// master_ahb
module master_ahb(
  input  logic        clk_master,
  input  logic        rst_master,
  input  logic        HREADY,          
  input  logic [31:0] HRDATA,          
  input  logic [31:0] data_top,
  input  logic        write_top,       
  input  logic [3:0]  beat_length,     
  input  logic        enb,             
  input  logic [31:0] addr_top,
  input  logic        wrap_enb,        
  output logic [31:0] HADDR,
  output logic        HWRITE,
  output logic [2:0]  HSIZE,
  output logic [31:0] HWDATA,
  output logic [2:0]  HBURST,
  output logic [1:0]  HTRANS,
  output logic fifo_empty,
  output logic fifo_full
);
Size in the first run: ~2,200 cells after synthesis, ~600 flip-flops.
==> flow/config.mk <==
export PLATFORM = sky130hd
export DESIGN_NAME = master_ahb
export DESIGN_NICKNAME = master_ahb
export VERILOG_FILES = /design/flow/design.v
export SDC_FILE = /design/flow/constraint.sdc
export NUM_CORES = 4
export LEC_CHECK = 0
export CAP_MARGIN = 0
export CORE_MARGIN = 2
export CORE_UTILIZATION = 70
export CTS_CLUSTER_SIZE = 33
export PLACE_DENSITY_LB_ADDON = 0.01
export SETUP_SLACK_MARGIN = 0.74
export SLEW_MARGIN = 20
export TNS_END_PERCENT = 75
==> flow/constraint.sdc <==
create_clock -name core_clock -period 2.57 [get_ports {clk_master}]
set_input_delay 0.5140 -clock core_clock [delete_from_list [all_inputs] [get_ports {clk_master}]]
set_output_delay 0.5140 -clock core_clock [all_outputs]
set_load 0.01 [all_outputs]
run.sh (not shown) runs the stock make flow with config.mk's settings and CLKGATE_MAP_FILE=.
The first run finished but failed the layout checks on setup timing.
Change:
ABC_AREA = 1   (was default)
CAP_MARGIN = 20   (was 0)
CORE_UTILIZATION = 40   (was 70)
CTS_CLUSTER_SIZE = default   (was 33)
GPL_ROUTABILITY_DRIVEN = 0   (was default)
PLACE_DENSITY_LB_ADDON = default   (was 0.01)
SETUP_SLACK_MARGIN = default   (was 0.74)
TNS_END_PERCENT = default   (was 75)
clock period = 5.0 ns   (was 2.57 ns; I/O delays follow)
What happened:
- The new run ran to the end with no violations
- utilization falls by 43 points
- wire length decreases by roughly a tenth
- count of clock-buffer cells in the layout came out higher by 26
- cell count rose by well over a third
- power shrinks by well over a third
- sequential power falls by well over a third
- non-clock buffer count fell by 202
- global-route usage is lower by 21 points
- cell area is lower by a few percent
- hold slack improved by 180 ps

== yarrow ==
master_ahb again, from the RTL that the note above started with.
clock: 3.79 ns
lec_check: 0
abc_area: 1
cap_margin: 20
cell_pad_in_sites_global_placement: 3
core_margin: 5
core_utilization: 40
cts_cluster_size: 86
gpl_routability_driven: 1
gpl_timing_driven: 0
hold_slack_margin: 0.02
min_routing_layer: met2
place_density_lb_addon: 0.14
setup_slack_margin: 0.64
slew_margin: 20
tns_end_percent: 85
Both conditions hold for yarrow: the flow ran to the end and the final layout passed the timing, DRC and antenna checks.
Here is what was changed in the inputs of cedar compared with yarrow.
# yarrow
export LEC_CHECK = 0
export ABC_AREA = 1
export CAP_MARGIN = 20
export CELL_PAD_IN_SITES_GLOBAL_PLACEMENT = 3
export CORE_MARGIN = 5
export CORE_UTILIZATION = 40
export CTS_CLUSTER_SIZE = 86
export GPL_ROUTABILITY_DRIVEN = 1
export GPL_TIMING_DRIVEN = 0
export HOLD_SLACK_MARGIN = 0.02
export MIN_ROUTING_LAYER = met2
export PLACE_DENSITY_LB_ADDON = 0.14
export SETUP_SLACK_MARGIN = 0.64
export SLEW_MARGIN = 20
export TNS_END_PERCENT = 85
create_clock -name core_clock -period 3.79 [get_ports {clk_master}]
# cedar
export LEC_CHECK = 0
export CAP_MARGIN = 20
export CORE_MARGIN = 2
export CORE_UTILIZATION = 59
export PLACE_DENSITY = 0.6
export SLEW_MARGIN = 20
create_clock -name core_clock -period 2.31 [get_ports {clk_master}]
Notes after the runs:
- | clock power share | cedar vs yarrow | 2.6 points higher |
- cedar: flow complete, layout not clean; failing: negative setup slack
- Of yarrow and cedar, the run reporting the higher maximum frequency was cedar.
- Final cycle utilization of the critical path in cedar is 31 points above yarrow.
- cedar against yarrow: power now larger; final-layout worst hold slack now smaller; post-route met1 wirelength now larger; post-detailed-routing wire length now smaller; met2 track demand over resource now larger.
- In the flow results for yarrow and cedar, the cell area after layout is larger on cedar.
- On footprint of the flip-flops and latches, yarrow and cedar are basically level.
- Compared with yarrow, cedar instantiates a smaller number of standard cells.
Input-level comparison between violet and cedar:
# cedar
export LEC_CHECK = 0
export CAP_MARGIN = 20
export CORE_MARGIN = 2
export CORE_UTILIZATION = 59
export PLACE_DENSITY = 0.6
export SLEW_MARGIN = 20
create_clock -name core_clock -period 2.31 [get_ports {clk_master}]
# violet
export LEC_CHECK = 0
export CAP_MARGIN = 0
export CORE_ASPECT_RATIO = 0.9
export CORE_MARGIN = 2
export CORE_UTILIZATION = 72
export CTS_CLUSTER_SIZE = 13
export HOLD_SLACK_MARGIN = -0.08
export SETUP_SLACK_MARGIN = -0.13
export SLEW_MARGIN = 40
create_clock -name core_clock -period 2.25 [get_ports {clk_master}]
==> comparison <==
- Of violet and cedar, not a single run came through the flow clean.
- Status cedar: flow complete, layout not clean - negative setup slack
- Although it ran to completion, violet produced a layout that fails the final checks because of negative setup slack.
- violet against cedar: global routing met2 resource utilization moved up; share of cell area taken by flip-flops and latches now sits higher.
- Compared with cedar, violet shows a design area that is 1500 µm² lower.
- [compare] base=cedar new=violet: maximum frequency went down by 0.021 GHz, area added between synthesis and finish went down by 5.4 points, routed wire length went up by 0.53%, met1 track demand over resource went up by 8.8 points.
Changes in willow relative to violet:
# violet
export LEC_CHECK = 0
export CAP_MARGIN = 0
export CORE_ASPECT_RATIO = 0.9
export CORE_MARGIN = 2
export CORE_UTILIZATION = 72
export CTS_CLUSTER_SIZE = 13
export HOLD_SLACK_MARGIN = -0.08
export SETUP_SLACK_MARGIN = -0.13
export SLEW_MARGIN = 40
create_clock -name core_clock -period 2.25 [get_ports {clk_master}]
# willow
export LEC_CHECK = 0
export CAP_MARGIN = 20
export CORE_MARGIN = 2
export CORE_UTILIZATION = 71
export SLEW_MARGIN = 20
create_clock -name core_clock -period 3.58 [get_ports {clk_master}]
==> comparison <==
- In summary, willow completed successfully, with a layout that passed the timing, DRC and antenna checks.
- Against violet, the final cell area of willow is lower.
- willow vs. violet: worst path setup slack after routing shows an increase of 0.75 ns, power per cell area shows a reduction of 34%, total wire length shows a reduction of 7.0%.
- Compared to violet, willow has non-clock buffer count 173 lower.
diff inputs: willow => harbor
# willow
export LEC_CHECK = 0
export CAP_MARGIN = 20
export CORE_MARGIN = 2
export CORE_UTILIZATION = 71
export SLEW_MARGIN = 20
create_clock -name core_clock -period 3.58 [get_ports {clk_master}]
# harbor
export LEC_CHECK = 0
export CAP_MARGIN = 20
export CORE_MARGIN = 2
export CORE_UTILIZATION = 70
export CTS_CLUSTER_SIZE = 48
export PLACE_DENSITY = 0.6
export SETUP_SLACK_MARGIN = -0.11
export SLEW_MARGIN = 20
create_clock -name core_clock -period 2.5 [get_ports {clk_master}]
Ran to the end and failed final checks on negative setup slack: harbor. The setup slack of harbor is smaller than that of willow. Diff harbor and willow: number of buffers inserted to repair setup after CTS lower in willow. From willow to harbor the numbers moved as follows: average wire per standard cell +about 1.1%, layout-stage area growth over the synthesis result +3.9 points, worst slew margin relative to its limit +13 points, clock-buffer cell count -about 14%. NOTE: total buffers and inverters traversed by the critical path in harbor falls short of that of willow. Diff harbor and willow: buffer count excluding the clock tree in the final layout lower in willow. willow reports its endpoint of the worst setup timing path as fifo_empty while harbor reports fifo_count[4]$_DFFE_PP0P_. Delta (harbor minus willow): detailed placer's ending HPWL went up 9.9%, register-to-register slack went down 0.60 ns.
Power is estimated from default activity; no workload was simulated.
